==> design/flow/design.v <==
module USER_PRJ1 #( parameter pADDR_WIDTH   = 12,
                   parameter pDATA_WIDTH   = 32
                 )
(
  output wire                        awready,
  output wire                        arready,
  output wire                        wready,
  output wire                        rvalid,
  output wire  [(pDATA_WIDTH-1) : 0] rdata,
  input  wire                        awvalid,
  input  wire                [11: 0] awaddr,
  input  wire                        arvalid,
  input  wire                [11: 0] araddr,
  input  wire                        wvalid,
  input  wire  [(pDATA_WIDTH-1) : 0] wdata,
  input  wire                        rready,
  input  wire                        ss_tvalid,
  input  wire  [(pDATA_WIDTH-1) : 0] ss_tdata,
  input  wire                        sm_tready,
  output wire                        ss_tready,
  output wire                        sm_tvalid,
  output wire  [(pDATA_WIDTH-1) : 0] sm_tdata,
  input  wire                        axi_clk,
  input  wire                        axi_reset_n
);
wire [3:0]  tap_WE;
wire        tap_EN;
wire [11:0] tap_A;
wire [31:0] tap_Di, tap_Do;
bram11 tap_ram(
    .clk(axi_clk),
    .we(|tap_WE),
    .re(tap_EN),
    .waddr(tap_A),
    .raddr(tap_A),
    .wdi(tap_Di),
    .rdo(tap_Do)
);
wire [3:0]  data_WE;
wire        data_EN;
wire [11:0] data_A;
wire [31:0] data_Di, data_Do;
bram11 data_ram(
    .clk(axi_clk),
    .we(|data_WE),
    .re(data_EN),
    .waddr(data_A),
    .raddr(data_A),
    .wdi(data_Di),
    .rdo(data_Do)
);
fir inst_fir(
    .awready(awready),
    .wready(wready),
    .awvalid(awvalid),
    .awaddr(awaddr),
    .wvalid(wvalid),
    .wdata(wdata),
    .arready(arready),
    .rready(rready),
    .arvalid(arvalid),
    .araddr(araddr),
    .rvalid(rvalid),
    .rdata(rdata),    
    .ss_tvalid(ss_tvalid), 
    .ss_tdata(ss_tdata), 
    .ss_tlast(1'b0),
    .ss_tready(ss_tready), 
    .sm_tready(sm_tready), 
    .sm_tvalid(sm_tvalid), 
    .sm_tdata(sm_tdata), 
    .tap_WE(tap_WE),
    .tap_EN(tap_EN),
    .tap_Di(tap_Di),
    .tap_A(tap_A),
    .tap_Do(tap_Do),
    .data_WE(data_WE),
    .data_EN(data_EN),
    .data_Di(data_Di),
    .data_A(data_A),
    .data_Do(data_Do),
    .axis_clk(axi_clk),
    .axis_rst_n(axi_reset_n)
);
endmodule  
module fir 
#(  parameter pADDR_WIDTH = 12,
    parameter pDATA_WIDTH = 32,
    parameter Tape_Num    = 10  
)
(
    output  wire                     awready,  
    output  wire                      wready,   
    input   wire                     awvalid,  
    input   wire [(pADDR_WIDTH-1):0] awaddr,   
    input   wire                     wvalid,  
    input   wire [(pDATA_WIDTH-1):0] wdata,   
    output  wire                     arready,  
    input   wire                     rready,  
    input   wire                     arvalid,  
    input   wire [(pADDR_WIDTH-1):0] araddr,  
    output  reg                      rvalid,  
    output  reg  [(pDATA_WIDTH-1):0] rdata,   
    input   wire                     ss_tvalid,  
    input   wire [(pDATA_WIDTH-1):0] ss_tdata,  
    input   wire                     ss_tlast,  
    output  reg                      ss_tready,  
    input   wire                     sm_tready,  
    output  reg                      sm_tvalid,  
    output  reg  [(pDATA_WIDTH-1):0] sm_tdata,  
    output  reg                      sm_tlast,  
    output  reg  [3:0]               tap_WE,
    output  wire                     tap_EN,
    output  reg  [(pDATA_WIDTH-1):0] tap_Di,
    output  wire   [(pADDR_WIDTH-1):0] tap_A,
    input   wire [(pDATA_WIDTH-1):0] tap_Do,
    output  reg  [3:0]               data_WE,
    output  wire                     data_EN,
    output  reg  [(pDATA_WIDTH-1):0] data_Di,
    output  wire [(pADDR_WIDTH-1):0] data_A,
    input   wire [(pDATA_WIDTH-1):0] data_Do,
    input   wire                     axis_clk,
    input   wire                     axis_rst_n
);
localparam S_RESET_RAM = 0;
localparam S_COMPUTE = 1;
localparam S_READY = 2;
localparam S_DONE = 3;
localparam S_FIN = 4;
localparam S_WAIT_START = 5;
reg ap_done_w, ap_done_r;
reg ap_idle_w, ap_idle_r;
reg ap_start_w, ap_start_r;
reg rvalid_w;
reg [(pDATA_WIDTH-1):0] rdata_w;
reg read_axil_wait_w, read_axil_wait_r;
reg tap_A_read, tap_A_write;
reg [(pDATA_WIDTH-1):0] data_len_w,data_len_r;
wire [31:0] addr_map_0_data;
reg [3:0] data_A_byte;
reg [3:0] state_w, state_r;
reg [3:0] data_addr_cnt_w, data_addr_cnt_r;
reg [3:0] data_addr_base_w, data_addr_base_r;
reg [(pDATA_WIDTH-1):0] res_w,res_r;
reg last_one_w, last_one_r;
wire [31:0] mac_result;
assign addr_map_0_data = {{29{1'b0}},ap_idle_r,ap_done_r,ap_start_r};
assign tap_EN = 1'b1;
assign data_EN = 1'b1;
assign tap_A =  tap_A_write ? awaddr-64 : 
                tap_A_read ? araddr-64 : data_addr_cnt_r;
assign wready = awvalid && wvalid;
assign awready = awvalid && wvalid;
assign data_A = data_A_byte;
assign arready = 1;
assign mac_result = $signed(res_r) + $signed($signed(data_Do) * $signed(tap_Do));
always @(*) begin
    state_w = state_r;
    case (state_r)
        S_RESET_RAM:begin
            if(data_addr_cnt_r == Tape_Num)begin
                state_w = S_WAIT_START;
            end
        end
        S_WAIT_START:begin
            if(ap_start_r)begin
                state_w = S_READY;
            end
        end
        S_READY:begin
            if(ss_tvalid)begin
                state_w = S_COMPUTE;
            end
        end
        S_COMPUTE:begin
            if(data_addr_cnt_r == Tape_Num+1)begin
                state_w = S_DONE;
            end
        end
        S_DONE:begin
            if(sm_tready)begin
                if(last_one_r) 
                    state_w = S_FIN;
                else
                    state_w = S_READY;
            end
        end
    endcase
end
always @(*) begin
    data_addr_cnt_w = data_addr_cnt_r;
    data_WE = 4'b0000;
    data_Di = 0;
    data_A_byte = 0;
    ap_done_w = ap_done_r;
    ap_idle_w = ap_idle_r;
    data_addr_base_w = data_addr_base_r;
    last_one_w = last_one_r;
    ss_tready = 0;
    sm_tvalid = 0;
    sm_tdata = 0;
    res_w = res_r;
    case (state_r)
        S_RESET_RAM:begin
            data_WE = 4'b1111;
            data_Di = 0;
            data_A_byte = data_addr_cnt_r;
            if (data_addr_cnt_r == Tape_Num)begin
                data_addr_cnt_w = data_addr_cnt_r;
                ap_idle_w = 0;
            end
            else begin
                data_addr_cnt_w = data_addr_cnt_r + 1;
            end
        end
        S_WAIT_START:begin
            data_addr_cnt_w = 0;
        end
        S_READY:begin
            ss_tready = 1;
            res_w = 0;
            if(ss_tvalid)begin
                data_Di = ss_tdata;
                data_WE = 4'b1111;
                data_A_byte = data_addr_base_r;
            end
        end
        S_COMPUTE:begin
            res_w = (data_addr_cnt_r == 0) ? res_r : mac_result;
            data_A_byte = (data_addr_base_r + data_addr_cnt_r > Tape_Num) ? 
                        data_addr_base_r + data_addr_cnt_r - Tape_Num - 1 : 
                        data_addr_base_r + data_addr_cnt_r;
            if(data_addr_cnt_r == Tape_Num+1)begin
                data_addr_cnt_w = 0;
                if(data_addr_base_r == 0)begin
                    data_addr_base_w = Tape_Num;
                end
                else begin
                    data_addr_base_w = data_addr_base_r - 1;
                end
                if(ss_tlast)begin
                    ap_done_w = 1;
                    ap_idle_w = 1;
                end
            end
            else begin
                data_addr_cnt_w = data_addr_cnt_r + 1;
            end
        end
        S_DONE:begin
            sm_tvalid = 1;
            sm_tdata = res_r;
            if(sm_tready)begin
                res_w = 0;
                last_one_w = ss_tlast;
            end
        end
        S_FIN:begin
        end
    endcase
end
always @(*) begin
    tap_A_write = 0;
    tap_Di = 0;
    tap_WE = 0;
    ap_start_w = 0;
    data_len_w = data_len_r;
    if(awvalid && wvalid)begin
        if(awaddr >= 64)begin
            tap_A_write = 1;
            tap_Di = wdata;
            tap_WE = 4'b1111;
        end
        else begin
            if (awaddr == 0)begin
                ap_start_w = 1;
            end
            else begin  
                data_len_w = wdata;
            end
        end
    end
end
always @(*) begin
    rvalid_w = 0;
    rdata_w = 0;
    read_axil_wait_w = 0;
    tap_A_read = 0;
    if(arvalid)begin
        if(araddr == 0)begin
            rdata_w = addr_map_0_data;
            rvalid_w = 1;
        end
        else begin
            if(read_axil_wait_r == 0) begin
                read_axil_wait_w = 1;
                tap_A_read = 1;
            end
            else begin
                rdata_w = tap_Do;
                rvalid_w = 1;
            end
        end
    end
end
always @(posedge axis_clk or negedge axis_rst_n) begin
    if(!axis_rst_n) begin
        ap_done_r <= 1'b0;
        ap_idle_r <= 1'b1;  
        ap_start_r <= 1'b0;
        rdata <= 0;
        rvalid <= 0;
        read_axil_wait_r <= 0;
        data_len_r <= 0;
        data_addr_cnt_r <= 0;
        state_r <= S_RESET_RAM;
        data_addr_base_r <= Tape_Num;
        res_r <= 0;
        last_one_r <= 0;
    end 
    else begin
        ap_done_r <= ap_done_w;
        ap_idle_r <= ap_idle_w;
        ap_start_r <= ap_start_w;
        rdata <= rdata_w;
        rvalid <= rvalid_w;
        read_axil_wait_r <= read_axil_wait_w;
        data_len_r <= data_len_w;
        data_addr_cnt_r <= data_addr_cnt_w;
        state_r <= state_w;
        data_addr_base_r <= data_addr_base_w;
        res_r <= res_w;
        last_one_r <= last_one_w;
    end
end
endmodule
module bram11 (clk, we, re, waddr, raddr, wdi, rdo);
    parameter ADDR_WIDTH = 12;
    parameter SIZE = 11;
    parameter BIT_WIDTH = 32;
    input                          clk;
    input                          we, re;
    input [ADDR_WIDTH-1:0]         waddr, raddr;
    input [BIT_WIDTH-1:0]          wdi;
    output reg [BIT_WIDTH-1:0]     rdo;
    reg [BIT_WIDTH-1:0] RAM [SIZE-1:0];
    wire [BIT_WIDTH-1:0] ram0 = RAM[0];
    wire [BIT_WIDTH-1:0] ram1 = RAM[1];
    wire [BIT_WIDTH-1:0] ram2 = RAM[2];
    wire [BIT_WIDTH-1:0] ram3 = RAM[3];
    wire [BIT_WIDTH-1:0] ram4 = RAM[4];
    wire [BIT_WIDTH-1:0] ram5 = RAM[5];
    wire [BIT_WIDTH-1:0] ram6 = RAM[6];
    wire [BIT_WIDTH-1:0] ram7 = RAM[7];
    wire [BIT_WIDTH-1:0] ram8 = RAM[8];
    wire [BIT_WIDTH-1:0] ram9 = RAM[9];
    wire [BIT_WIDTH-1:0] ram10 = RAM[10];
    always @(posedge clk)begin
        if(re) rdo <= RAM[raddr];
    end
    always @(posedge clk)begin
        if(we) RAM[waddr] <= wdi;
    end
endmodule
==> design/flow/run.sh <==
#!/bin/bash
# the make line also repeats each setting of config.mk as NAME=value (left out here)
make -C /OpenROAD-flow-scripts/flow DESIGN_CONFIG=/design/flow/config.mk WORK_HOME=/design/flow/orfs CLKGATE_MAP_FILE= finish
==> design/flow/config.mk <==
export PLATFORM = sky130hd
export DESIGN_NAME = USER_PRJ1
export DESIGN_NICKNAME = USER_PRJ1
export VERILOG_FILES = /design/flow/design.v
export SDC_FILE = /design/flow/constraint.sdc
export NUM_CORES = 4
export LEC_CHECK = 0
export CAP_MARGIN = 20
export CORE_MARGIN = 2
export CORE_UTILIZATION = 62
export SLEW_MARGIN = 20
==> design/flow/constraint.sdc <==
create_clock -name core_clock -period 6.53 [get_ports {axi_clk}]
set_input_delay 1.3060 -clock core_clock [delete_from_list [all_inputs] [get_ports {axi_clk}]]
set_output_delay 1.3060 -clock core_clock [all_outputs]
set_load 0.01 [all_outputs]
==> GITHUB_STEP_SUMMARY, run 1 <==
## Synthesis and layout report

| Metric | Value |
|---|---|
| Run status | complete, but fails checks |
| Failing Checks | setup timing |
| CP endpoint | inst_fir.res_r[31] |
| Slowest stage delay, CP | 0.54 ns |
| Most frequent CP cell | fa_1 |
| Min-delay worst type | reg -> reg |
| Port buffer count | 163 |
| Ys flop type | edfxtp_1 |
| FP Util | 62.7% |
| Die height | 287 um |
| Skew final | 0.0852 ns |
| Origin of the worst setup path | tap_ram.rdo[2] |
| H-tree Lvls | 3 |
| Max_slew headroom | 29.8% |
| Worst reg-to-reg path cell count | 26 |
| Mapped cell area | 0.0496 mm^2 |
| Nets | 5063 |
| Final design utilization | 73.5% |
| Initial antenna violation count | 2 |
| Flop-to-flop setup slack | -0.46 ns |
| DP Cell Count | 5297 |
| Post-synth EDFFs | 704 |
| Setup TNS | -2.92 ns |
| RR Endpoint | inst_fir.res_r[31] |
| Largest net degree at the start of global routing | 130 |
| Routability cong. | 0.917 |
| Setup repair after global routing missed its margin | true |
| Yosys top cell by area | edfxtp_1 |
| R2R Path Start | tap_ram.rdo[2] |
| Crit path depth | 26 |
| DR WL/cell | 22.8 um |
| Clock Pin Slew Worst Setup and Hold Paths | 0.07 ns |
| Min setup slack post-route | -0.461 ns |
| Post-Synthesis Cells | 4046 |
| Post-synth ARST share | 9.54% |
| Top delay family on crit path | adder cells |
| Fin crit period | 6.99 ns |
| Num CTS Buffers | 85 |
| Crit path DAT | 7.55 ns |
| Fmax | 143 MHz |
| Die width | 287 um |
| Critical-path top delay cell | fa_1 |
| Fill count | 5240 |
| Yosys cell count | 4046 |
| WS Path Type | reg -> reg |
| Actual slew at the worst max-slew pin | 1.05 ns |
| Hold endpoint | tap_ram.rdo[22] |
| Nature of the critical path endpoint | flip-flop |
| Total core area | 0.0791 mm^2 |
| XOR/XNOR Area Share | 1.62% |
| Top cells, area | edfxtp_1 (43%), fa_1 (18%), and2_1 (4.8%) |
| Non-Filler Instances | 5489 |
| Clock latency on the worst-skew pair | 0.69 ns |
| Syn Area/Cell | 12.3 um^2 |
| Routed WL | 125000 um |
| Drt initial violations | 2526 |
| Maximum root-to-sink buffer count | 3 |
| TritonCTS Sinks | 849 |
| Final worst-path cycle share | 107% |
| Critical path buffers and inverters | 7 |
| Post-DP HPWL | 85200 um |
| Vias | 31405 |
| Netlist cell types | 62 |
| Endpoints failing setup | 11 |
| Combinational gate area | 0.0232 mm^2 |
| Hold path cells | 2 |
| TritonCTS clock tree | built |
| Startpoint Class | flip-flop |
| Post-Syn Nets | 4742 |
| Vias per cell | 5.72 |
| Area Growth Syn to Fin | 17.2% |
| Synth top cell by count | edfxtp_1 |
| Fa+ha+maj area frac | 21.8% |
| Max-slew violations | 0 |
| Total GRT Usage | 31.4% |
| Initial DRT Pass Iterations | 5 |
| Finished Cell Area | 0.0581 mm^2 |
| CP required | 7.09 ns |
| Drt drc | 0 |
| Die area | 0.0823 mm^2 |
| Antenna Violating Nets Remaining | 0 |
| Ys Warns | 2 |
| Number of global-route vias before repair | 33636 |
| Yosys top cell area share | 42.6% |
| Placement Cell Area | 0.0542 mm^2 |
| Top post-synthesis cells by count | edfxtp_1 (704), nand2_1 (602), inv_1 (535) |
| Post-Synth AOI/OAI Area | 4.33% |
| Ys flops | 849 |
| YS chip area | 0.0496 mm^2 |
| Grt ovf | 0 |
| Post-Synth Simple-Gate Area | 12.1% |
| IO Count | 166 |
| CTS Hold Bufs | 0 |
| First-pass GRT wire length | 193000 um |
| Row count | 103 |
| Sequential Area | 0.0245 mm^2 |
| Fin. Hold Viols | 0 |
| Clock Tree Root | clkbuf_16 |
| Hold Startpoint | tap_ram.RAM[10][22] |
| Crit-path max FO | 5 |
| Dominant kind of combinational cell | adder cells |
| Max_cap viols | 0 |
| Count of tool warnings | 41 |
| Area fraction in mux cells | 5.01% |
| Seq share, synth | 49.3% |
[area by class of cell]
class	instances	area share [%]
antenna	1	0.00430
inverter	536	3.46
clock inverter	56	0.831
tap	1050	2.26
sequential	849	42.2
clock buffer	102	3.87
timing repair buffer	454	7.40
multi-input combinational	2441	40.0
[routing by layer]
metal	track usage, %	part of all wire (%)	wire length, um	vias to the layer above
met5	0	0.010	13	-
met4	13.0	4.1	5130	2
met3	4.33	6.0	7570	257
met2	54.2	51	64200	1072
met1	40.2	39	48500	16031
li1	-	-	-	14043
[per-stage QoR]
stage	setup slack, ns	hold slack, ns
after floorplan	-0.196	0.452
after global placement	-0.620	0.482
after detailed placement	-0.696	0.499
after CTS	-0.458	0.488
after global routing	-0.783	0.497
final	-0.461	0.492
[what timing repair did]
item / in CTS / in global routing
hold endpoints to repair: 0 / 0
gates cloned: 4 / 1
endpoints found under the setup margin: 17 / 17
pin swaps: 87 / 59
setup buffers: 32 / 11
gates resized: 141 / 87
==> run 2, diff against run 1 <==
CELL_PAD_IN_SITES_DETAIL_PLACEMENT = 2   (was default)
CELL_PAD_IN_SITES_GLOBAL_PLACEMENT = 3   (was default)
CORE_ASPECT_RATIO = 0.6   (was default)
CORE_UTILIZATION = 40   (was 62)
CTS_CLUSTER_DIAMETER = 123   (was default)
GPL_ROUTABILITY_DRIVEN = 1   (was default)
HOLD_SLACK_MARGIN = 0.16   (was default)
MAX_ROUTING_LAYER = met4   (was default)
TNS_END_PERCENT = 90   (was default)
clock period = 9.0 ns   (was 6.53 ns; I/O delays follow)
==> run 2 against run 1 <==
The run now finishes clean. Die size increased by 54%. Largest cell class unchanged. Register-to-register slack improved by 1.1 ns. First-iteration DRC count is 24% lower. Flip-flop count stayed put. Hold slack gained 0.0069 ns. Cell count is 7.5% higher. Clock-buffer cell count increased by 7. Via count rose by 0.50%. Setup slack improved by 1.1 ns. Critical endpoint unchanged. Sequential share of layout area grew 1.1 points.
==> GITHUB_STEP_SUMMARY, run 2 <==
## Synthesis and layout report

| Metric | Value |
|---|---|
| Number of global-route vias before repair | 36556 |
| Endpoints failing setup | 0 |
| Port buffer count | 163 |
| First-pass GRT wire length | 244000 um |
| Crit path depth | 25 |
| Fin. Hold Viols | 0 |
| Die height | 277 um |
| Antenna Violating Nets Remaining | 0 |
| Ys flops | 849 |
| Clock Tree Root | clkbuf_16 |
| Initial DRT Pass Iterations | 5 |
| IO Count | 166 |
| Grt ovf | 0 |
| Post-Synth AOI/OAI Area | 4.33% |
| Syn Area/Cell | 12.3 um^2 |
| Die area | 0.127 mm^2 |
| Hold Startpoint | inst_fir.ap_idle_r |
| Top post-synthesis cells by count | edfxtp_1 (704), nand2_1 (602), inv_1 (535) |
| Top delay family on crit path | adder cells |
| Largest net degree at the start of global routing | 166 |
| Total core area | 0.123 mm^2 |
| Most frequent CP cell | fa_1 |
| Max-slew violations | 0 |
| Area Growth Syn to Fin | 13.9% |
| Post-Synthesis Cells | 4046 |
| Post-synth ARST share | 9.54% |
| TritonCTS clock tree | built |
| Maximum root-to-sink buffer count | 3 |
| Crit-path max FO | 28 |
| Crit path DAT | 9.02 ns |
| Vias per cell | 5.35 |
| Clock latency on the worst-skew pair | 0.73 ns |
| Critical-path top delay cell | dfxtp_2 |
| Fmax | 119 MHz |
| Final worst-path cycle share | 93.3% |
| Critical path buffers and inverters | 5 |
| Post-Syn Nets | 4742 |
| Nets | 4891 |
| Fin crit period | 8.40 ns |
| WS Path Type | reg -> reg |
| Skew final | 0.0701 ns |
| Vias | 31562 |
| Post-Synth Simple-Gate Area | 12.1% |
| FP Util | 40.2% |
| Max_slew headroom | 20.8% |
| Drt initial violations | 1923 |
| XOR/XNOR Area Share | 1.62% |
| Area fraction in mux cells | 5.01% |
| Dominant kind of combinational cell | adder cells |
| Slowest stage delay, CP | 0.90 ns |
| Setup TNS | 0 ns |
| Nature of the critical path endpoint | flip-flop |
| Ys Warns | 2 |
| Yosys cell count | 4046 |
| Flop-to-flop setup slack | 0.60 ns |
| Startpoint Class | flip-flop |
| Hold endpoint | inst_fir.ap_idle_r |
| R2R Path Start | tap_ram.rdo[5] |
| Min-delay worst type | reg -> reg |
| Num CTS Buffers | 87 |
| CP required | 9.62 ns |
| Hold path cells | 1 |
| Fa+ha+maj area frac | 21.8% |
| Origin of the worst setup path | tap_ram.rdo[5] |
| RR Endpoint | inst_fir.res_r[31] |
| Die width | 459 um |
| Drt drc | 0 |
| Routability cong. | 0.806 |
| Yosys top cell by area | edfxtp_1 |
| Netlist cell types | 62 |
| Setup repair after global routing missed its margin | false |
| CP endpoint | inst_fir.res_r[31] |
| Worst reg-to-reg path cell count | 25 |
| TritonCTS Sinks | 849 |
| Yosys top cell area share | 42.6% |
| YS chip area | 0.0496 mm^2 |
| CTS-repair resized insts | 0 |
| CTS Hold Bufs | 0 |
| Post-synth EDFFs | 704 |
| Top cells, area | edfxtp_1 (43%), fa_1 (18%), and2_1 (4.8%) |
| Setup bufs post-CTS | 0 |
| H-tree Lvls | 3 |
| Initial antenna violation count | 8 |
| Row count | 100 |
| Mapped cell area | 0.0496 mm^2 |
| Count of tool warnings | 41 |
| Routed WL | 161000 um |
| Run status | complete, no violations |
| Ys flop type | edfxtp_1 |
| DR WL/cell | 27.4 um |
| Synth top cell by count | edfxtp_1 |
| Seq share, synth | 49.3% |
| Max_cap viols | 0 |
| Total GRT Usage | 26.8% |
| Actual slew at the worst max-slew pin | 1.19 ns |
| Clock Pin Slew Worst Setup and Hold Paths | 0.07 ns |
| Post-DP HPWL | 114000 um |
| Fill count | 12112 |
[run 2: per-stage QoR]
step	setup WS, ns	hold slack [ns]	cells	utilization [%]	instance area (um^2)
floorplan	1.97	0.452	4046	-	49600
global placement	0.824	0.484	5737	43.4	53600
detailed placement	0.622	0.491	5737	43.4	53600
CTS	0.555	0.504	5899	45.7	56500
global route	0.272	0.522	5900	45.8	56500
finish	0.601	0.499	5903	45.8	56500
[run 2: routing by layer]
layer	share of wire (%)	vias up	track usage [%]	wire length, um
met5	0	-	-	0
li1	-	13697	-	-
met2	44	605	40.0	71900
met3	4.3	180	3.72	6890
met1	49	17080	39.2	79700
met4	1.9	0	5.38	3040
[run 2: cell type report]
cell class | count | area, um^2 | share of cell area (%)
tap | 1632 | 2040 | 3.61
multi-input combinational | 2441 | 22500 | 39.8
clock buffer | 109 | 2330 | 4.12
inverter | 536 | 2010 | 3.56
timing repair buffer | 280 | 2590 | 4.58
clock inverter | 53 | 562 | 0.994
sequential | 849 | 24500 | 43.3
antenna | 3 | 7.51 | 0.0133
==> run 3, diff against run 2 <==
CAP_MARGIN = 0   (was 20)
CELL_PAD_IN_SITES_DETAIL_PLACEMENT = default   (was 2)
CELL_PAD_IN_SITES_GLOBAL_PLACEMENT = default   (was 3)
CORE_ASPECT_RATIO = default   (was 0.6)
CORE_UTILIZATION = 72   (was 40)
CTS_CLUSTER_DIAMETER = default   (was 123)
CTS_CLUSTER_SIZE = 42   (was default)
GPL_ROUTABILITY_DRIVEN = default   (was 1)
HOLD_SLACK_MARGIN = default   (was 0.16)
MAX_ROUTING_LAYER = default   (was met4)
PLACE_DENSITY = 0.67   (was default)
SETUP_SLACK_MARGIN = 1.24   (was default)
TNS_END_PERCENT = default   (was 90)
clock period = 6.4 ns   (was 9.0 ns; I/O delays follow)
==> run 3 against run 2 <==
The layout now fails its checks (antenna rules, setup timing). Final area increased by 3.8%. Clock skew decreased by 0.018 ns. Critical endpoint unchanged. Sequential share of layout area decreased by 1.5 points. Maximum frequency increased by 19%. Critical path depth unchanged.
==> GITHUB_STEP_SUMMARY, run 3 <==
## Synthesis and layout report

| Metric | Value |
|---|---|
| Run status | complete, but fails checks |
| Failing Checks | antenna rules, setup timing |
| Top post-synthesis cells by count | edfxtp_1 (704), nand2_1 (602), inv_1 (535) |
| Vias per cell | 6.18 |
| CTS Hold Bufs | 0 |
| Fmax | 141 MHz |
| Origin of the worst setup path | tap_ram.rdo[10] |
| Initial antenna violation count | 7 |
| Fa+ha+maj area frac | 21.8% |
| Post-Synth AOI/OAI Area | 4.33% |
| Post-Syn Nets | 4742 |
| Die height | 267 um |
| Die width | 267 um |
| Nature of the critical path endpoint | flip-flop |
| Top delay family on crit path | adder cells |
| Mapped cell area | 0.0496 mm^2 |
| Post-DP HPWL | 85000 um |
| Actual slew at the worst max-slew pin | 1.16 ns |
| Vias | 33179 |
| Routability cong. | 0.902 |
| Post-synth EDFFs | 704 |
| Setup TNS | -6.10 ns |
| WS Path Type | reg -> reg |
| Area Growth Syn to Fin | 18.3% |
| IO Count | 166 |
| Fill count | 3319 |
| Ys Warns | 2 |
| Ys flop type | edfxtp_1 |
| Final worst-path cycle share | 111% |
| H-tree Lvls | 3 |
| Syn Area/Cell | 12.3 um^2 |
| Ys flops | 849 |
| TritonCTS clock tree | built |
| Maximum root-to-sink buffer count | 3 |
| Initial DRT Pass Iterations | 6 |
| Min setup slack post-route | -0.684 ns |
| Fin. Hold Viols | 0 |
| Max-slew violations | 0 |
| Nets | 5106 |
| Max_cap viols | 0 |
| Clock Pin Slew Worst Setup and Hold Paths | 0.06 ns |
| Netlist cell types | 62 |
| Crit-path max FO | 4 |
| Worst reg-to-reg path cell count | 25 |
| YS chip area | 0.0496 mm^2 |
| Crit path DAT | 7.65 ns |
| TritonCTS Sinks | 849 |
| Flop-to-flop setup slack | -0.68 ns |
| Yosys cell count | 4046 |
| R2R Path Start | tap_ram.rdo[10] |
| Seq share, synth | 49.3% |
| Post-Synthesis Cells | 4046 |
| First-pass GRT wire length | 201000 um |
| Num CTS Buffers | 84 |
| Placement Cell Area | 0.0544 mm^2 |
| Setup repair after global routing missed its margin | true |
| Endpoints failing setup | 17 |
| Dominant kind of combinational cell | adder cells |
| Yosys top cell area share | 42.6% |
| Crit path depth | 25 |
| Total core area | 0.0685 mm^2 |
| Total GRT Usage | 38.3% |
| Critical-path top delay cell | fa_1 |
| Die area | 0.0710 mm^2 |
| Clock latency on the worst-skew pair | 0.68 ns |
| Clock Tree Root | clkbuf_16 |
| Top cells, area | edfxtp_1 (43%), fa_1 (18%), and2_1 (4.8%) |
| Row count | 96 |
| Min-delay worst type | in -> async |
| Most frequent CP cell | fa_1 |
| CP endpoint | inst_fir.res_r[31] |
| Count of tool warnings | 42 |
| Synth top cell by count | edfxtp_1 |
| Post-synth ARST share | 9.54% |
| RR Endpoint | inst_fir.res_r[31] |
| Number of global-route vias before repair | 35683 |
| Drt drc | 0 |
| Area fraction in mux cells | 5.01% |
| Finished Cell Area | 0.0587 mm^2 |
| Critical path buffers and inverters | 5 |
| Antenna Violating Nets Remaining | 1 |
| Skew final | 0.0516 ns |
| Max_slew headroom | 22.4% |
| CP required | 6.96 ns |
| Largest net degree at the start of global routing | 195 |
| Port buffer count | 163 |
| Fin crit period | 7.08 ns |
| Slowest stage delay, CP | 0.58 ns |
| Startpoint Class | flip-flop |
| DR WL/cell | 24.8 um |
| Post-Synth Simple-Gate Area | 12.1% |
| XOR/XNOR Area Share | 1.62% |
| Yosys top cell by area | edfxtp_1 |
| Routed WL | 133000 um |
| Grt ovf | 0 |
| FP Util | 72.5% |
| Drt initial violations | 3408 |
[run 3: stage by stage]
stage	utilization, %	hold slack [ns]	std cells	worst slack (ns)
2_1_floorplan	-	0.452	4046	-0.312
3_3_place_gp	79.5	0.492	5150	-0.785
3_5_place_dp	79.5	0.507	5150	-0.947
4_1_cts	85.0	0.477	5343	-0.688
5_1_grt	85.7	0.495	5361	-0.949
6_report	85.7	0.495	5370	-0.684
[run 3: routing by layer]
metal | vias up | GRT usage, % | wire length [um]
met1 | 16779 | 46.8 | 46400
met5 | - | 0 | 35
met3 | 422 | 6.87 | 11100
li1 | 14149 | - | -
met2 | 1823 | 65.5 | 67900
met4 | 6 | 20.3 | 7590
[run 3: timing repair]
action,CTS,global route
buffers inserted,37,16
setup endpoints to repair,24,27
resized,130,79
pin swaps,98,59
cloned,2,1
[run 3: final cells by class]
type	count	area [um^2]	share of cell area (%)
diodes	10	25.0	0.0426
clock buffers	114	2350	4.01
clock inverters	40	445	0.759
inverters	536	2010	3.43
multi-input cells	2442	23600	40.2
flip-flops and latches	849	24500	41.8
well taps	882	1100	1.88
repair buffers	497	4660	7.94
==> run 4, diff against run 3 <==
CAP_MARGIN = 20   (was 0)
CORE_UTILIZATION = 68   (was 72)
CTS_CLUSTER_DIAMETER = 45   (was default)
CTS_CLUSTER_SIZE = 76   (was 42)
HOLD_SLACK_MARGIN = -0.09   (was default)
MAX_ROUTING_LAYER = met4   (was default)
PLACE_DENSITY = default   (was 0.67)
SETUP_SLACK_MARGIN = 2.82   (was 1.24)
TNS_END_PERCENT = 5   (was default)
clock period = 10.2 ns   (was 6.4 ns; I/O delays follow)
==> run 4 against run 3 <==
The run now finishes clean. Register-to-register slack improved by 3.4 ns. Flip-flop count did not move. Hold slack improved by 0.0045 ns. Sequential share of layout area rose by 1.6 points. Final area fell by 3.3%. First-iteration DRC count fell by 17%. Setup slack improved by 3.4 ns. Critical endpoint unchanged.
==> GITHUB_STEP_SUMMARY, run 4 <==
## Synthesis and layout report

| Metric | Value |
|---|---|
| Max_cap viols | 0 |
| Antenna Violating Nets Remaining | 0 |
| R2R Path Start | tap_ram.rdo[12] |
| Clock Pin Slew Worst Setup and Hold Paths | 0.06 ns |
| Critical path buffers and inverters | 5 |
| Startpoint Class | flip-flop |
| Count of tool warnings | 40 |
| Min-delay worst type | reg -> reg |
| Top post-synthesis cells by count | edfxtp_1 (704), nand2_1 (602), inv_1 (535) |
| Max-slew violations | 0 |
| Largest net degree at the start of global routing | 196 |
| Fin crit period | 7.45 ns |
| Fin. Hold Viols | 0 |
| Routability cong. | 0.899 |
| Yosys cell count | 4046 |
| Flop-to-flop setup slack | 2.75 ns |
| Ys flop type | edfxtp_1 |
| Fa+ha+maj area frac | 21.8% |
| Skew final | 0.0744 ns |
| DR WL/cell | 24.6 um |
| Slowest stage delay, CP | 0.55 ns |
| YS chip area | 0.0496 mm^2 |
| Post-DP HPWL | 78600 um |
| Netlist cell types | 62 |
| FP Util | 68.4% |
| Dominant kind of combinational cell | adder cells |
| TritonCTS clock tree | built |
| Clock latency on the worst-skew pair | 0.68 ns |
| Fmax | 134 MHz |
| Ys Warns | 2 |
| Post-Syn Nets | 4742 |
| RR Endpoint | inst_fir.res_r[31] |
| DP Cell Count | 5022 |
| Final worst-path cycle share | 73.0% |
| CP required | 10.75 ns |
| Synth top cell by count | edfxtp_1 |
| WS Path Type | reg -> reg |
| Post-Synth Simple-Gate Area | 12.1% |
| Crit-path max FO | 9 |
| Hold endpoint | inst_fir.ap_idle_r |
| Non-Filler Instances | 5260 |
| Max_slew headroom | 31.4% |
| Routed WL | 130000 um |
| Critical-path top delay cell | fa_1 |
| Die width | 274 um |
| Yosys top cell by area | edfxtp_1 |
| Setup TNS | 0 ns |
| Nature of the critical path endpoint | flip-flop |
| Total GRT Usage | 35.6% |
| Die area | 0.0751 mm^2 |
| Post-synth EDFFs | 704 |
| Run status | complete, no violations |
| Yosys top cell area share | 42.6% |
| Hold path cells | 1 |
| Vias per cell | 6.10 |
| Mapped cell area | 0.0496 mm^2 |
| Drt drc | 0 |
| Actual slew at the worst max-slew pin | 1.03 ns |
| IO Count | 166 |
| Clock Tree Root | clkbuf_16 |
| Top cells, area | edfxtp_1 (43%), fa_1 (18%), and2_1 (4.8%) |
| Post-Synth AOI/OAI Area | 4.33% |
| Grt ovf | 0 |
| Crit path DAT | 7.99 ns |
| Initial DRT Pass Iterations | 8 |
| Top delay family on crit path | adder cells |
| Setup repair after global routing missed its margin | true |
| Worst reg-to-reg path cell count | 25 |
| CP endpoint | inst_fir.res_r[31] |
| TritonCTS Sinks | 849 |
| Post-synth ARST share | 9.54% |
| Port buffer count | 163 |
| Most frequent CP cell | fa_1 |
| Hold Startpoint | inst_fir.ap_idle_r |
| Total core area | 0.0726 mm^2 |
| XOR/XNOR Area Share | 1.62% |
| Post-Synthesis Cells | 4046 |
| Syn Area/Cell | 12.3 um^2 |
| Num CTS Buffers | 91 |
| Initial antenna violation count | 6 |
| Row count | 99 |
| Endpoints failing setup | 0 |
| Die height | 274 um |
| Area fraction in mux cells | 5.01% |
| Origin of the worst setup path | tap_ram.rdo[12] |
| Number of global-route vias before repair | 33363 |
| H-tree Lvls | 3 |
| CTS Hold Bufs | 0 |
| First-pass GRT wire length | 193000 um |
| Crit path depth | 25 |
| Drt initial violations | 2829 |
| Seq share, synth | 49.3% |
| Nets | 4916 |
| Maximum root-to-sink buffer count | 3 |
| Ys flops | 849 |
| Vias | 32068 |
| Area Growth Syn to Fin | 14.3% |
-- run 4: cell type report --
type | instances | area, um^2
sequential | 849 | 24600
antenna | 6 | 15.0
clock inverter | 66 | 855
timing repair buffer | 301 | 3040
clock buffer | 102 | 2380
multi-input combinational | 2441 | 22600
fill | 4380 | 15900
tap | 959 | 1200
inverter | 536 | 2010
-- run 4: what timing repair did --
item	CTS	global route
gates cloned	0	5
buffers inserted	6	53
setup endpoints to repair	12	8
gates resized	67	84
pin swaps	3	47
hold endpoints to repair	0	0
-- run 4: layer usage --
metal	GRT usage (%)	wire [um]	up-vias
met3	6.94	11800	409
li1	-	-	13766
met1	45.9	48600	16312
met2	56.4	62800	1581
met5	-	0	-
met4	14.5	6290	0
-- run 4: per-stage QoR --
stage          setup slack, ns  utilization (%)  area [um^2]  hold WS [ns]
2_1_floorplan             2.93                -        49600         0.452
3_3_place_gp              2.05             72.1        52400         0.483
4_1_cts                   2.78             76.9        55800         0.500
3_5_place_dp              1.95             72.1        52400         0.486
6_report                  2.75             78.2        56700         0.500
5_1_grt                   2.59             78.1        56700         0.515
==> run 5, diff against run 4 <==
CORE_UTILIZATION = 56   (was 68)
CTS_CLUSTER_DIAMETER = default   (was 45)
CTS_CLUSTER_SIZE = default   (was 76)
HOLD_SLACK_MARGIN = default   (was -0.09)
MAX_ROUTING_LAYER = default   (was met4)
SETUP_SLACK_MARGIN = -0.6   (was 2.82)
TNS_END_PERCENT = default   (was 5)
clock period = 5.96 ns   (was 10.2 ns; I/O delays follow)
==> run 5 against run 4 <==
The layout now fails its checks (setup timing). Global-route usage is 6.4 points lower. Largest cell class unchanged.
==> GITHUB_STEP_SUMMARY, run 5 <==
## Synthesis and layout report

| Metric | Value |
|---|---|
| Fin crit period | 7.13 ns |
| Initial antenna violation count | 5 |
| Die width | 302 um |
| Grt ovf | 0 |
| DR WL/cell | 23.0 um |
| Final worst-path cycle share | 120% |
| Dominant kind of combinational cell | adder cells |
| Number of global-route vias before repair | 33589 |
| Post-DP HPWL | 89100 um |
| Seq share, synth | 49.3% |
| WS Path Type | reg -> reg |
| Run status | complete, but fails checks |
| First-pass GRT wire length | 198000 um |
| Worst reg-to-reg path cell count | 25 |
| Post-Synth Simple-Gate Area | 12.1% |
| Max-slew violations | 0 |
| Skew final | 0.0536 ns |
| Slowest stage delay, CP | 0.55 ns |
| Drt drc | 0 |
| Hold endpoint | inst_fir.ap_idle_r |
| Routability cong. | 0.886 |
| Post-synth EDFFs | 704 |
| CP endpoint | inst_fir.res_r[31] |
| Top delay family on crit path | adder cells |
| Total core area | 0.0881 mm^2 |
| Setup repair after global routing missed its margin | true |
| Nature of the critical path endpoint | flip-flop |
| Origin of the worst setup path | tap_ram.rdo[0] |
| Clock Pin Slew Worst Setup and Hold Paths | 0.06 ns |
| Antenna Violating Nets Remaining | 0 |
| H-tree Lvls | 3 |
| Actual slew at the worst max-slew pin | 1.01 ns |
| Top cells, area | edfxtp_1 (43%), fa_1 (18%), and2_1 (4.8%) |
| Fa+ha+maj area frac | 21.8% |
| Failing Checks | setup timing |
| Area fraction in mux cells | 5.01% |
| Maximum root-to-sink buffer count | 3 |
| TritonCTS Sinks | 849 |
| Count of tool warnings | 36 |
| CTS Hold Bufs | 0 |
| Drt initial violations | 2184 |
| TritonCTS clock tree | built |
| Fill count | 6603 |
| Yosys cell count | 4046 |
| Ys Warns | 2 |
| Placement Cell Area | 0.0549 mm^2 |
| Die height | 302 um |
| Clock Tree Root | clkbuf_16 |
| Routed WL | 130000 um |
| Critical-path top delay cell | fa_1 |
| Flop-to-flop setup slack | -1.17 ns |
| Vias | 31396 |
| Die area | 0.0910 mm^2 |
| Yosys top cell area share | 42.6% |
| Final design utilization | 66.9% |
| FP Util | 56.3% |
| Yosys top cell by area | edfxtp_1 |
| Post-Syn Nets | 4742 |
| Crit-path max FO | 8 |
| Finished Cell Area | 0.0589 mm^2 |
| Crit path DAT | 7.65 ns |
| Min-delay worst type | reg -> reg |
| Port buffer count | 163 |
| Max_cap viols | 0 |
| Top post-synthesis cells by count | edfxtp_1 (704), nand2_1 (602), inv_1 (535) |
| Post-synth ARST share | 9.54% |
| Ys flops | 849 |
| Row count | 109 |
| Fmax | 140 MHz |
| CP required | 6.47 ns |
| Most frequent CP cell | fa_1 |
| RR Endpoint | inst_fir.res_r[31] |
| IO Count | 166 |
| Hold path cells | 1 |
| Post-Synth AOI/OAI Area | 4.33% |
| Critical path buffers and inverters | 6 |
| R2R Path Start | tap_ram.rdo[0] |
| Largest net degree at the start of global routing | 105 |
| Setup TNS | -12.67 ns |
| Synth top cell by count | edfxtp_1 |
| Vias per cell | 5.54 |
| Total GRT Usage | 29.2% |
| Nets | 5119 |
| Syn Area/Cell | 12.3 um^2 |
| Initial DRT Pass Iterations | 5 |
| Crit path depth | 25 |
| Area Growth Syn to Fin | 18.7% |
| Clock latency on the worst-skew pair | 0.68 ns |
| YS chip area | 0.0496 mm^2 |
| Mapped cell area | 0.0496 mm^2 |
| Fin. Hold Viols | 0 |
| Netlist cell types | 62 |
| Num CTS Buffers | 90 |
| Hold Startpoint | inst_fir.ap_idle_r |
| Max_slew headroom | 32.2% |
| Startpoint Class | flip-flop |
| Ys flop type | edfxtp_1 |
| Endpoints failing setup | 19 |
| Post-Synthesis Cells | 4046 |
| XOR/XNOR Area Share | 1.62% |
| Min setup slack post-route | -1.17 ns |
-- run 5: layout make-up --
type	count	area (um^2)	area share (%)
antenna	2	5.00	0.00850
clock buffer	117	2380	4.05
clock inverter	50	527	0.894
inverter	536	2010	3.42
multi-input combinational	2441	23100	39.3
sequential	849	24500	41.6
tap	1165	1460	2.47
timing repair buffer	505	4850	8.23
-- run 5: routing by layer --
metal / routed length (um) / global-route usage, % / vias to the layer above
li1: - / - / 14168
met1: 53200 / 38.6 / 16053
met2: 65300 / 49.6 / 933
met3: 7280 / 4.16 / 240
met4: 4710 / 10.3 / 2
met5: 13 / 0 / -
-- run 5: repair_timing --
action	in CTS	in global routing
pin swaps	25	59
cloned	0	2
setup buffers	4	34
gates resized	54	147
endpoints found under the setup margin	16	17
-- run 5: per-stage QoR --
stage	hold WS [ns]	std cells	worst slack, ns
2_1_floorplan	0.452	4046	-0.766
3_3_place_gp	0.482	5464	-1.32
3_5_place_dp	0.486	5464	-1.50
4_1_cts	0.496	5634	-1.08
5_1_grt	0.512	5663	-1.42
6_report	0.495	5665	-1.17
==> run 6, diff against run 5 <==
CORE_UTILIZATION = 63   (was 56)
PLACE_DENSITY_LB_ADDON = 0.06   (was default)
SETUP_SLACK_MARGIN = 1.72   (was -0.6)
clock period = 5.99 ns   (was 5.96 ns; I/O delays follow)
==> run 6 against run 5 <==
Critical path type unchanged. Die size fell by 11%. Setup slack improved by 0.028 ns. Maximum frequency barely moved. Via count rose by 3.3%. Hold slack got worse by 0.050 ns. Final area rose by 1.5%. Non-clock buffer count rose by 58. Critical endpoint unchanged. Flip-flop count did not move. Still fails the layout checks on setup timing. Largest cell class unchanged. First-iteration DRC count rose by 33%.
==> GITHUB_STEP_SUMMARY, run 6 <==
## Synthesis and layout report

| Metric | Value |
|---|---|
| Critical-path top delay cell | fa_1 |
| Maximum root-to-sink buffer count | 3 |
| Die height | 285 um |
| Initial DRT Pass Iterations | 7 |
| Max_slew headroom | 37.2% |
| Nets | 5174 |
| Startpoint Class | flip-flop |
| CP required | 6.55 ns |
| Area Growth Syn to Fin | 20.6% |
| Post-DP HPWL | 83300 um |
| Drt drc | 0 |
| Clock Pin Slew Worst Setup and Hold Paths | 0.07 ns |
| Dominant kind of combinational cell | adder cells |
| Num CTS Buffers | 85 |
| Skew final | 0.0639 ns |
| Total core area | 0.0777 mm^2 |
| Pre-CTS WS | -1.31 ns |
| Die area | 0.0810 mm^2 |
| Placement Cell Area | 0.0549 mm^2 |
| Post-synth EDFFs | 704 |
| Ys flop type | edfxtp_1 |
| Crit path DAT | 7.70 ns |
| Port buffer count | 163 |
| Final worst-path cycle share | 119% |
| CP endpoint | inst_fir.res_r[31] |
| Most frequent CP cell | fa_1 |
| Die width | 285 um |
| Combinational gate area | 0.0237 mm^2 |
| Actual slew at the worst max-slew pin | 0.939 ns |
| Flop-to-flop setup slack | -1.14 ns |
| Clock Tree Root | clkbuf_16 |
| Endpoints failing setup | 18 |
| Initial antenna violation count | 4 |
| Critical path buffers and inverters | 7 |
| Seq share, synth | 49.3% |
| Yosys top cell by area | edfxtp_1 |
| XOR/XNOR Area Share | 1.62% |
| FP Util | 63.8% |
| Synth top cell by count | edfxtp_1 |
| Max-slew violations | 0 |
| Crit path depth | 26 |
| Row count | 102 |
| Post-Synth AOI/OAI Area | 4.33% |
| YS chip area | 0.0496 mm^2 |
| Largest net degree at the start of global routing | 88 |
| Min-delay worst type | in -> async |
| Post-synth ARST share | 9.54% |
| Clock latency on the worst-skew pair | 0.68 ns |
| Antenna Violating Nets Remaining | 0 |
| Sequential Area | 0.0245 mm^2 |
| Ys Warns | 2 |
| IO Count | 166 |
| Slowest stage delay, CP | 0.53 ns |
| Post-Synthesis Cells | 4046 |
| Number of global-route vias before repair | 33817 |
| CTS Hold Bufs | 0 |
| Routed WL | 128000 um |
| Fmax | 140 MHz |
| Yosys top cell area share | 42.6% |
| Top post-synthesis cells by count | edfxtp_1 (704), nand2_1 (602), inv_1 (535) |
| Vias | 32424 |
| Worst reg-to-reg path cell count | 26 |
| Fin crit period | 7.13 ns |
| First-pass GRT wire length | 197000 um |
| Top cells, area | edfxtp_1 (43%), fa_1 (18%), and2_1 (4.8%) |
| Syn Area/Cell | 12.3 um^2 |
| R2R Path Start | tap_ram.rdo[2] |
| WS Path Type | reg -> reg |
| Max_cap viols | 0 |
| Fill count | 4804 |
| DR WL/cell | 23.0 um |
| Count of tool warnings | 33 |
| Ys flops | 849 |
| Nature of the critical path endpoint | flip-flop |
| Post-Synth Simple-Gate Area | 12.1% |
| Finished Cell Area | 0.0598 mm^2 |
| Fa+ha+maj area frac | 21.8% |
| Yosys cell count | 4046 |
| TritonCTS Sinks | 849 |
| H-tree Lvls | 3 |
| Failing Checks | setup timing |
| Drt initial violations | 2913 |
| Mapped cell area | 0.0496 mm^2 |
| Grt ovf | 0 |
| Routability cong. | 0.970 |
| Post-Syn Nets | 4742 |
| Setup repair after global routing missed its margin | true |
| Crit-path max FO | 5 |
| Min setup slack post-route | -1.14 ns |
| Origin of the worst setup path | tap_ram.rdo[2] |
| Area fraction in mux cells | 5.01% |
| Netlist cell types | 62 |
| TritonCTS clock tree | built |
| Top delay family on crit path | adder cells |
| Setup TNS | -12.96 ns |
| RR Endpoint | inst_fir.res_r[31] |
| Final design utilization | 77.0% |
| Total GRT Usage | 32.4% |
| Run status | complete, but fails checks |
| Vias per cell | 5.80 |
| Fin. Hold Viols | 0 |
## run 6: area by class of cell
cell class,instances,share of cell area (%)
well taps,1040,2.18
diodes,1,0.00418
inverters,536,3.38
flip-flops and latches,849,41.0
multi-input cells,2443,39.7
clock inverters,43,0.975
repair buffers,563,8.90
clock buffers,117,3.93
## run 6: layer usage
layer	global-route usage [%]	routed length, um	vias to the layer above	part of all wire [%]
met3	5.08	9490	290	7.4
met1	42.6	49000	16476	38
met2	54.4	64200	1385	50
li1	-	-	14269	-
met4	12.8	5790	4	4.5
met5	0	26	-	0.020
## run 6: timing repair
action | CTS | global route
cloned | 5 | 3
gates resized | 135 | 100
pin swaps | 105 | 97
hold endpoints to repair | 0 | 0
endpoints found under the setup margin | 352 | 77
setup buffers | 68 | 19
## run 6: stage by stage
step           std cells  hold slack, ns
5_1_grt             5591           0.454
2_1_floorplan       4046           0.452
4_1_cts             5568           0.424
6_report            5592           0.445
3_5_place_dp        5335           0.505
3_3_place_gp        5335           0.494
==> run 7, diff against run 6 <==
CELL_PAD_IN_SITES_DETAIL_PLACEMENT = 1   (was default)
CORE_UTILIZATION = 40   (was 63)
GPL_ROUTABILITY_DRIVEN = 0   (was default)
PLACE_DENSITY_LB_ADDON = default   (was 0.06)
SETUP_SLACK_MARGIN = default   (was 1.72)
clock period = 9.0 ns   (was 5.99 ns; I/O delays follow)
==> run 7 against run 6 <==
The run now finishes clean. Synthesized cell count unchanged. Hold slack improved by 0.058 ns. Setup slack improved by 1.6 ns. Die size increased by 57%.
==> GITHUB_STEP_SUMMARY, run 7 <==
## Synthesis and layout report

| Metric | Value |
|---|---|
| Run status | complete, no violations |
| Vias per cell | 5.29 |
| Port buffer count | 163 |
| Clock Pin Slew Worst Setup and Hold Paths | 0.06 ns |
| Endpoints failing setup | 0 |
| Fmax | 117 MHz |
| DR WL/cell | 23.4 um |
| Total core area | 0.123 mm^2 |
| Dominant kind of combinational cell | adder cells |
| Ys flops | 849 |
| Post-Synth Simple-Gate Area | 12.1% |
| Drt drc | 0 |
| Routed WL | 138000 um |
| Final worst-path cycle share | 95.0% |
| Fa+ha+maj area frac | 21.8% |
| CTS-repair resized insts | 0 |
| Clock Tree Root | clkbuf_16 |
| Clock latency on the worst-skew pair | 0.70 ns |
| Nets | 4869 |
| Critical-path top delay cell | dfxtp_1 |
| R2R Path Start | tap_ram.rdo[2] |
| Post-Synth AOI/OAI Area | 4.33% |
| Crit path DAT | 9.10 ns |
| Ys Warns | 2 |
| Min-delay worst type | reg -> reg |
| Flop-to-flop setup slack | 0.45 ns |
| Yosys cell count | 4046 |
| Yosys top cell area share | 42.6% |
| Skew final | 0.0608 ns |
| TritonCTS Sinks | 849 |
| Ys flop type | edfxtp_1 |
| Netlist cell types | 62 |
| Max_cap viols | 0 |
| Hold endpoint | inst_fir.ap_idle_r |
| Yosys top cell by area | edfxtp_1 |
| Max_slew headroom | 20.4% |
| Hold Startpoint | inst_fir.ap_idle_r |
| Antenna Violating Nets Remaining | 0 |
| Actual slew at the worst max-slew pin | 1.19 ns |
| Crit-path max FO | 18 |
| Most frequent CP cell | fa_1 |
| Setup bufs post-CTS | 0 |
| Critical path buffers and inverters | 5 |
| Post-DP HPWL | 92900 um |
| TritonCTS clock tree | built |
| Drt initial violations | 2045 |
| Total GRT Usage | 22.1% |
| FP Util | 40.2% |
| Synth top cell by count | edfxtp_1 |
| Number of global-route vias before repair | 34659 |
| Post-Synthesis Cells | 4046 |
| Area Growth Syn to Fin | 13.5% |
| Hold Slack | 0.503 ns |
| Top post-synthesis cells by count | edfxtp_1 (704), nand2_1 (602), inv_1 (535) |
| Setup repair after global routing missed its margin | false |
| CP endpoint | inst_fir.res_r[31] |
| Count of tool warnings | 33 |
| Post-synth ARST share | 9.54% |
| Fin. Hold Viols | 0 |
| Top cells, area | edfxtp_1 (43%), fa_1 (18%), and2_1 (4.8%) |
| Post-Syn Nets | 4742 |
| Fin crit period | 8.55 ns |
| Crit path depth | 25 |
| First-pass GRT wire length | 212000 um |
| RR Endpoint | inst_fir.res_r[31] |
| Initial antenna violation count | 7 |
| Num CTS Buffers | 89 |
| Setup TNS | 0 ns |
| Die area | 0.127 mm^2 |
| CP required | 9.55 ns |
| Origin of the worst setup path | tap_ram.rdo[2] |
| Largest net degree at the start of global routing | 166 |
| Post-synth EDFFs | 704 |
| WS Path Type | reg -> reg |
| Max-slew violations | 0 |
| Hold path cells | 1 |
| Worst reg-to-reg path cell count | 25 |
| IO Count | 166 |
| Slowest stage delay, CP | 1.11 ns |
| XOR/XNOR Area Share | 1.62% |
| CTS Hold Bufs | 0 |
| Seq share, synth | 49.3% |
| Die height | 356 um |
| Row count | 129 |
| Die width | 356 um |
| Nature of the critical path endpoint | flip-flop |
| Maximum root-to-sink buffer count | 3 |
| Syn Area/Cell | 12.3 um^2 |
| Top delay family on crit path | adder cells |
| YS chip area | 0.0496 mm^2 |
| H-tree Lvls | 3 |
| Initial DRT Pass Iterations | 5 |
| Vias | 31119 |
| Startpoint Class | flip-flop |
| Mapped cell area | 0.0496 mm^2 |
| Area fraction in mux cells | 5.01% |
| Grt ovf | 0 |
-- run 7: layout make-up --
type | count | area (um^2)
Multi-Input combinational cell | 2441 | 22500
Antenna cell | 3 | 7.51
Inverter | 536 | 2010
Clock inverter | 55 | 489
Timing Repair Buffer | 256 | 2380
Tap cell | 1637 | 2050
Fill cell | 12814 | 67000
Sequential cell | 849 | 24500
Clock buffer | 111 | 2430
-- run 7: routing by layer --
metal  up-vias  global-route usage, %  wire, um  part of all wire, %
li1      13657                      -         -                    -
met2       731                   39.2     70800                   51
met5         -                      0        43                0.031
met1     16506                   28.3     57300                   41
met4         6                   6.76      3940                  2.9
met3       219                   2.88      5980                  4.3
-- run 7: stage by stage --
stage               instance area [um^2]  setup slack (ns)  utilization [%]  std cells
CTS                                56300             0.368             45.7       5885
detailed placement                 53400             0.434             43.3       5719
finish                             56300             0.448             45.7       5888
floorplan                          49600              1.97                -       4046
global route                       56300            0.0417             45.7       5885
global placement                   53400             0.613             43.3       5719
==> run 8, diff against run 7 <==
ABC_AREA = 1   (was default)
CELL_PAD_IN_SITES_DETAIL_PLACEMENT = default   (was 1)
CORE_UTILIZATION = 72   (was 40)
CTS_CLUSTER_SIZE = 90   (was default)
GPL_ROUTABILITY_DRIVEN = default   (was 0)
HOLD_SLACK_MARGIN = 0.3   (was default)
PLACE_DENSITY_LB_ADDON = 0.2   (was default)
clock period = 4.86 ns   (was 9.0 ns; I/O delays follow)
==> run 8 against run 7 <==
The layout now fails its checks (setup timing). Register-to-register slack got worse by 2.2 ns. Wire length is 12% higher. First-iteration DRC count went up to 2.9 times the previous value. Sequential share of layout area down 3.9 points. Hold slack got worse by 0.079 ns. Via count rose by 35%. Maximum frequency rose by 30%. Area after synthesis up 5.2%. Die size shrank 41%. Cell count is 19% higher. Highest routed layer is now met4.
==> GITHUB_STEP_SUMMARY, run 8 <==
## Synthesis and layout report

| Metric | Value |
|---|---|
| Clock latency on the worst-skew pair | 0.68 ns |
| CTS Hold Bufs | 0 |
| Post-Synth AOI/OAI Area | 1.67% |
| Routability cong. | 0.989 |
| Run status | complete, but fails checks |
| Fa+ha+maj area frac | 20.7% |
| Max-slew violations | 0 |
| Maximum root-to-sink buffer count | 3 |
| CP endpoint | inst_fir.res_r[27] |
| Nature of the critical path endpoint | flip-flop |
| Total core area | 0.0716 mm^2 |
| Post-DP HPWL | 96500 um |
| Count of tool warnings | 39 |
| Clock Pin Slew Worst Setup and Hold Paths | 0.06 ns |
| Ys Warns | 2 |
| Actual slew at the worst max-slew pin | 1.15 ns |
| Die width | 273 um |
| Area fraction in mux cells | 0% |
| Synth top cell by count | nand2_1 |
| Critical-path top delay cell | fa_1 |
| Initial antenna violation count | 7 |
| Fmax | 152 MHz |
| TritonCTS Sinks | 849 |
| Dominant kind of combinational cell | adder cells |
| R2R Path Start | data_ram.rdo[7] |
| Post-synth EDFFs | 704 |
| Fill count | 3368 |
| Pre-CTS WS | -1.72 ns |
| IO Count | 166 |
| Seq share, synth | 46.8% |
| Crit-path max FO | 8 |
| Min setup slack post-route | -1.70 ns |
| Initial DRT Pass Iterations | 7 |
| Yosys top cell by area | edfxtp_1 |
| Drt initial violations | 5925 |
| Post-synth ARST share | 9.54% |
| H-tree Lvls | 3 |
| Ys flop type | edfxtp_1 |
| FP Util | 72.9% |
| Hold Slack | 0.424 ns |
| Slowest stage delay, CP | 0.56 ns |
| Die area | 0.0747 mm^2 |
| Worst reg-to-reg path cell count | 28 |
| Top delay family on crit path | adder cells |
| Port buffer count | 163 |
| Vias per cell | 6.01 |
| Drt drc | 0 |
| Fin crit period | 6.56 ns |
| Finished Cell Area | 0.0620 mm^2 |
| Skew final | 0.0468 ns |
| Post-Synth Simple-Gate Area | 20.3% |
| Non-Filler Instances | 6978 |
| Row count | 98 |
| Yosys cell count | 5574 |
| Nets | 6652 |
| Crit path DAT | 7.06 ns |
| Critical path buffers and inverters | 8 |
| Endpoints failing setup | 24 |
| Num CTS Buffers | 86 |
| Vias | 41906 |
| RR Endpoint | inst_fir.res_r[27] |
| Flop-to-flop setup slack | -1.70 ns |
| Setup repair after global routing missed its margin | true |
| Ys flops | 849 |
| WS Path Type | reg -> reg |
| Final worst-path cycle share | 135% |
| Clock Tree Root | clkbuf_16 |
| Most frequent CP cell | fa_1 |
| First-pass GRT wire length | 232000 um |
| Post-Syn Nets | 6270 |
| Min-delay worst type | in -> async |
| Antenna Violating Nets Remaining | 0 |
| Startpoint Class | flip-flop |
| Largest net degree at the start of global routing | 162 |
| TritonCTS clock tree | built |
| DR WL/cell | 22.1 um |
| Yosys top cell area share | 40.5% |
| Max_cap viols | 0 |
| Syn Area/Cell | 9.36 um^2 |
| Origin of the worst setup path | data_ram.rdo[7] |
| Die height | 273 um |
| Top post-synthesis cells by count | nand2_1 (1902), inv_1 (1055), edfxtp_1 (704) |
| Top cells, area | edfxtp_1 (41%), fa_1 (17%), nand2_1 (14%) |
| Area Growth Syn to Fin | 18.7% |
| XOR/XNOR Area Share | 0.482% |
| Placement Cell Area | 0.0577 mm^2 |
| Mapped cell area | 0.0522 mm^2 |
| Failing Checks | setup timing |
| Final design utilization | 86.5% |
| Total GRT Usage | 41.2% |
| Grt ovf | 0 |
| Routed WL | 154000 um |
| Max_slew headroom | 23.0% |
| Number of global-route vias before repair | 43006 |
| Fin. Hold Viols | 0 |
| DP Cell Count | 6769 |
| Netlist cell types | 51 |
| Crit path depth | 28 |
| CP required | 5.36 ns |
| YS chip area | 0.0522 mm^2 |
| Post-Synthesis Cells | 5574 |
run 8: cell type report:
cell class | count | area [um^2] | area share, %
Antenna cell | 1 | 2.50 | 0.00404
Clock buffer | 122 | 2430 | 3.92
Clock inverter | 37 | 444 | 0.717
Inverter | 1062 | 3990 | 6.44
Multi-Input combinational cell | 3393 | 23800 | 38.5
Sequential cell | 849 | 24500 | 39.5
Tap cell | 950 | 1190 | 1.92
Timing Repair Buffer | 564 | 5570 | 8.98
run 8: stage by stage:
step,TNS [ns]
after floorplan,-18.65
after global placement,-29.90
after detailed placement,-33.01
after CTS,-29.20
after global routing,-37.21
final,-32.47
run 8: timing repair:
action	CTS	global route
cloned	2	4
resized	131	146
pin swaps	37	93
endpoints found under the setup margin	25	25
buffers inserted	18	29
run 8: per-layer routing:
metal / global-route usage, % / vias up / part of all wire [%]
li1: - / 17945 / -
met3: 9.77 / 837 / 13
met5: 0 / - / 0
met2: 66.1 / 3309 / 47
met4: 26.5 / 0 / 7.6
met1: 50.6 / 19815 / 32
